==> willow <==
// System
module System(
	clk,
	rst,
	mbed,
	select,
	GreenBlueServoOut,
	RedServoOut,
	BinRecycleServoOut,
	RedBlueServoOut,
	GreenOtherServoOut,
	dispenseBlueLED,
	dispenseComplete,
	dispenseGreenLED,
	dispenseRedLED,
	mainState,
	mbedOutput,
	results,
	sortBlueLED,
	sortComplete,
	sortGreenLED,
	sortRedLED
);
input	clk;
input	rst;
input	[6:0] mbed;
input	[0:0] select;
output	GreenBlueServoOut;
output	RedServoOut;
output	BinRecycleServoOut;
output	RedBlueServoOut;
output	GreenOtherServoOut;
output	[0:0] dispenseBlueLED;
output	[0:0] dispenseComplete;
output	[0:0] dispenseGreenLED;
output	[0:0] dispenseRedLED;
output	[4:0] mainState;
output	[2:0] mbedOutput;
output	[2:0] results;
output	[0:0] sortBlueLED;
output	[0:0] sortComplete;
output	[0:0] sortGreenLED;
output	[0:0] sortRedLED;
wire	[1:0] conDispenseColour;
wire	[0:0] conDispenseStart;
wire	[2:0] conSortColour;
wire	[0:0] conSortStart;
wire	[2:0] controllerOutput;
wire	[0:0] dispenseComplete_ALTERA_SYNTHESIZED;
wire	[9:0] mainBinRecycle;
wire	[1:0] mainDispenseColour;
wire	[0:0] maindispenseStart;
wire	[9:0] mainGreenBlue;
wire	[9:0] mainGreenOther;
wire	[9:0] mainRed;
wire	[9:0] mainRedBlue;
wire	[2:0] mainSortColour;
wire	[0:0] mainSortStart;
wire	[2:0] maintenanceOutput;
wire	[9:0] normalBinRecycle;
wire	[9:0] normalGreenBlue;
wire	[9:0] normalGreenOther;
wire	[9:0] normalRed;
wire	[9:0] normalRedBlue;
wire	[0:0] selectBinRecycle;
wire	[0:0] selectGreenBlue;
wire	[0:0] selectGreenOther;
wire	[0:0] selectRed;
wire	[0:0] selectRedBlue;
wire	[0:0] sortComplete_ALTERA_SYNTHESIZED;
wire	[0:0] startSort;
wire	[9:0] SYNTHESIZED_WIRE_0;
wire	[9:0] SYNTHESIZED_WIRE_1;
wire	[9:0] SYNTHESIZED_WIRE_2;
wire	[2:0] SYNTHESIZED_WIRE_3;
wire	[6:0] SYNTHESIZED_WIRE_4;
wire	[6:0] SYNTHESIZED_WIRE_5;
wire	[0:0] SYNTHESIZED_WIRE_6;
wire	[1:0] SYNTHESIZED_WIRE_7;
wire	[9:0] SYNTHESIZED_WIRE_8;
wire	[9:0] SYNTHESIZED_WIRE_9;
RCServo	b2v_BinRecycleServo(.clk(clk),.rst(rst),
.RxD_data(SYNTHESIZED_WIRE_0),.RCServo_pulse(BinRecycleServoOut));
defparam	b2v_BinRecycleServo.ClkDiv = 4;
multiplexerServo	b2v_BinRecycleServoMux(.normalSort(normalBinRecycle),
  ...
Settings: LEC_CHECK=0, CAP_MARGIN=20, CORE_MARGIN=2, CORE_UTILIZATION=40, CTS_CLUSTER_DIAMETER=41, CTS_CLUSTER_SIZE=53, GPL_TIMING_DRIVEN=0, SETUP_SLACK_MARGIN=0.76, SLEW_MARGIN=20; clock period 10.0 ns.
run.sh (not shown) runs the stock make flow with config.mk's settings and CLKGATE_MAP_FILE=.
==> pepper: changes against willow <==
Settings changed: ABC_AREA set to 1, CORE_UTILIZATION 40 to 72, CTS_CLUSTER_DIAMETER 41 to 298, CTS_CLUSTER_SIZE 53 to not set, GPL_TIMING_DRIVEN 0 to not set, SETUP_SLACK_MARGIN 0.76 to not set.
==> flow/constraint.sdc (replaced) <==
create_clock -name core_clock -period 4.7 [get_ports {clk}]
set_input_delay 0.9400 -clock core_clock [delete_from_list [all_inputs] [get_ports {clk}]]
set_output_delay 0.9400 -clock core_clock [all_outputs]
set_load 0.01 [all_outputs]
==> comparison table <==
Placeable Area: willow 0.0432 mm^2; pepper 0.0253 mm^2
Die area: willow 0.0456 mm^2; pepper 0.0272 mm^2
Reported net switching power: willow 1.02 mW; pepper 1.73 mW
GR met3 Demand/Resource: willow 3.68%; pepper 4.57%
Total number of vias: willow 14200; pepper 16800
Fa+ha+maj area frac: willow 4.92%; pepper 4.63%
Clk pwr share: willow 52.9%; pepper 47.4%
Detailed-route vias per instance: willow 5.19; pepper 5.67
Largest net degree at the start of global routing: willow 17; pepper 145
Initial antenna violation count: willow 1; pepper 0
Mux cell area share after synthesis: willow 4.20%; pepper 0%
Post-synth design cell area: willow 0.0176 mm^2; pepper 0.0186 mm^2
Global routing usage on met2: willow 31.2%; pepper 54.3%
Status: willow no timing/DRC/antenna violations; pepper no timing/DRC/antenna violations
Starting DRC count in detailed routing: willow 883; pepper 1407
Non-clock buffer count in the final layout: willow 112; pepper 36
Combinational cell area excluding buffers and inverters: willow 0.00884 mm^2; pepper 0.00899 mm^2

==> v8 <==
System again, from the RTL that the note above started with.
Settings: LEC_CHECK=0, ABC_AREA=1, CAP_MARGIN=20, CORE_ASPECT_RATIO=0.5, CORE_MARGIN=2, CORE_UTILIZATION=72, CTS_CLUSTER_DIAMETER=298, CTS_CLUSTER_SIZE=15, PLACE_DENSITY_LB_ADDON=0.18, SETUP_SLACK_MARGIN=0.95, SLEW_MARGIN=20; clock period 3.16 ns.
==> v15: changes against v8 <==
- ABC_AREA: 1 -> 0
- CORE_ASPECT_RATIO: 0.5 -> default
- CTS_CLUSTER_DIAMETER: 298 -> 61
- CTS_CLUSTER_SIZE: 15 -> 10
- HOLD_SLACK_MARGIN: default -> 0.29
- PLACE_DENSITY_LB_ADDON: 0.18 -> 0.12
- SETUP_SLACK_MARGIN: 0.95 -> 0.93
==> v22: changes against v8 <==
- ABC_AREA: 1 -> default
- CORE_ASPECT_RATIO: 0.5 -> default
- CTS_CLUSTER_DIAMETER: 298 -> default
- CTS_CLUSTER_SIZE: 15 -> default
- HOLD_SLACK_MARGIN: default -> -0.08
- PLACE_DENSITY_LB_ADDON: 0.18 -> default
- SETUP_SLACK_MARGIN: 0.95 -> 0.77
==> flow_metrics.py <==
# Flow results
metrics = {
    "sta": {
        "worst_slew_margin_rel_pct": 48.4,
    },
    "cells_and_area": {
        "instances_no_fill": 2387,
        "nNetsFinal": 2114,
    },
    "power": {
        "power.share.sequential_pct": 48.8,
    },
    "grt": {
        "grt_use_met2_pct": 49.1,
        "grt.met1_usage_pct": 38.1,
    },
    "cts": {
        "post_cts_buffers": 1,
    },
    "status": {
        "run_status": "no timing/DRC/antenna violations",
    },
}
-- figures above: v22

==> flow_metrics.py <==
# Flow results
metrics = {
    "power": {
        "netSwitchingPower_mw": 2.26,
        "power.largest_group": "registers",
        "powerSeq_mw": 5.29,
    },
    "status": {
        "run_status": "no timing/DRC/antenna violations",
    },
    "sta": {
        "setup-violations-final": 0,
        "worst_slew_margin_rel_pct": 55.4,
    },
    "floorplan": {
        "die_area_um2": 27300,
    },
    "setup_path": {
        "worst-endpoint-required_ps": 2530,
    },
    "cts": {
        "post_cts_buffers": 0,
        "post_cts_hold_buffer_count": 0,
        "ctsResizeCount": 16,
    },
    "grt": {
        "grt_use_met2_pct": 48.4,
        "grt.met1_usage_pct": 40.1,
    },
    "cells_and_area": {
        "instances_no_fill": 2940,
        "nNetsFinal": 2675,
    },
}
-- figures above: v8

==> flow_metrics.py <==
# Flow results
metrics = {
    "sta": {
        "worst_slew_margin_rel_pct": 43.2,
    },
    "cells_and_area": {
        "nNetsFinal": 2120,
        "instances_no_fill": 2368,
    },
    "status": {
        "run_status": "no timing/DRC/antenna violations",
    },
    "grt": {
        "grt_use_met2_pct": 49.9,
        "grt.met1_usage_pct": 36.3,
    },
    "power": {
        "power.share.sequential_pct": 50.7,
    },
    "cts": {
        "post_cts_buffers": 3,
        "max-clock-path-buffers": 3,
    },
}
-- figures above: v15


==> inputs of v3 <==
Starting RTL as in the previous note.
==> flow/config.mk <==
export PLATFORM = sky130hd
export DESIGN_NAME = System
export DESIGN_NICKNAME = System
export VERILOG_FILES = /design/flow/design.v
export SDC_FILE = /design/flow/constraint.sdc
export NUM_CORES = 4
export LEC_CHECK = 0
export CAP_MARGIN = 20
export CORE_MARGIN = 2
export CORE_UTILIZATION = 65
export SLEW_MARGIN = 20
==> flow/constraint.sdc <==
create_clock -name core_clock -period 4.79 [get_ports {clk}]
set_input_delay 0.9580 -clock core_clock [delete_from_list [all_inputs] [get_ports {clk}]]
set_output_delay 0.9580 -clock core_clock [all_outputs]
set_load 0.01 [all_outputs]
==> inputs of v17, as changes to v3 <==
- CORE_UTILIZATION: 65 -> 70
- SETUP_SLACK_MARGIN: default -> 0.01
==> flow/constraint.sdc (replaced) <==
create_clock -name core_clock -period 3.16 [get_ports {clk}]
set_input_delay 0.6320 -clock core_clock [delete_from_list [all_inputs] [get_ports {clk}]]
set_output_delay 0.6320 -clock core_clock [all_outputs]
set_load 0.01 [all_outputs]
==> inputs of v31, as changes to v3 <==
- ABC_AREA: default -> 1
- CORE_UTILIZATION: 65 -> 72
==> flow/constraint.sdc (replaced) <==
create_clock -name core_clock -period 12.1 [get_ports {clk}]
set_input_delay 2.4200 -clock core_clock [delete_from_list [all_inputs] [get_ports {clk}]]
set_output_delay 2.4200 -clock core_clock [all_outputs]
set_load 0.01 [all_outputs]
==> inputs of v38, as changes to v3 <==
- CORE_UTILIZATION: 65 -> 70
- CTS_CLUSTER_SIZE: default -> 37
- SETUP_SLACK_MARGIN: default -> -0.17
==> flow/constraint.sdc (replaced) <==
create_clock -name core_clock -period 1.74 [get_ports {clk}]
set_input_delay 0.3480 -clock core_clock [delete_from_list [all_inputs] [get_ports {clk}]]
set_output_delay 0.3480 -clock core_clock [all_outputs]
set_load 0.01 [all_outputs]
==> qor summary <==
Post-Synth Simple-Gate Area: v3 22.58%; v31 28.64%; v38 22.58%; v17 22.58%
Instance count after placement with tap cells included: v3 2,311; v31 2,883; v38 2,455; v17 2,307
Placeable Area: v3 26,730 µm²; v31 25,330 µm²; v38 24,460 µm²; v17 24,460 µm²
Worst Setup Slack, final: v3 1.040 ns; v31 5.474 ns; v38 -0.3456 ns; v17 0.3155 ns
Non-CTS inverters: v3 96; v31 364; v38 96; v17 96
Power in the clock group: v3 3310 µW; v31 1310 µW; v38 9670 µW; v17 5290 µW
Count of endpoints failing setup in the final report: v3 0; v31 0; v38 118; v17 0
Global-route wire length before repair: v3 59.28 mm; v31 68.32 mm; v38 67.66 mm; v17 61.38 mm
Grt met2 use: v3 41.03%; v31 52.61%; v38 55.73%; v17 47.49%
Number of inserted filler cells in the final layout: v3 2,063; v31 1,759; v38 1,361; v17 1,639
Met1 layer wirelength in the final routing: v3 16.34 mm; v31 18.02 mm; v38 17.34 mm; v17 16.45 mm
Storage element area: v3 8008 µm²; v31 8008 µm²; v38 8019 µm²; v17 8008 µm²
Area grow syn2layout: v3 10.97%; v31 10.31%; v38 20.74%; v17 12.05%
Result of the run: v3 finished clean; v31 finished clean; v38 complete, but fails checks; v17 finished clean
Reasons for failing layout checks: v3 -; v31 -; v38 negative setup slack; v17 -
Delay of the slowest critical-path stage: v3 0.94 ns; v31 0.75 ns; v38 0.41 ns; v17 0.55 ns
Cell mode on critical path: v3 sky130_fd_sc_hd__clkdlybuf4s50_1; v31 -; v38 -; v17 sky130_fd_sc_hd__clkdlybuf4s50_1
Sink of the worst hold path: v3 b2v_inst2.complete; v31 b2v_inst3.mbedOutput[0]; v38 b2v_GreenBlueServo.PulseCount[2]; v17 b2v_inst.sortServoBinRecycle[8]
Power is estimated from default activity; no workload was simulated.
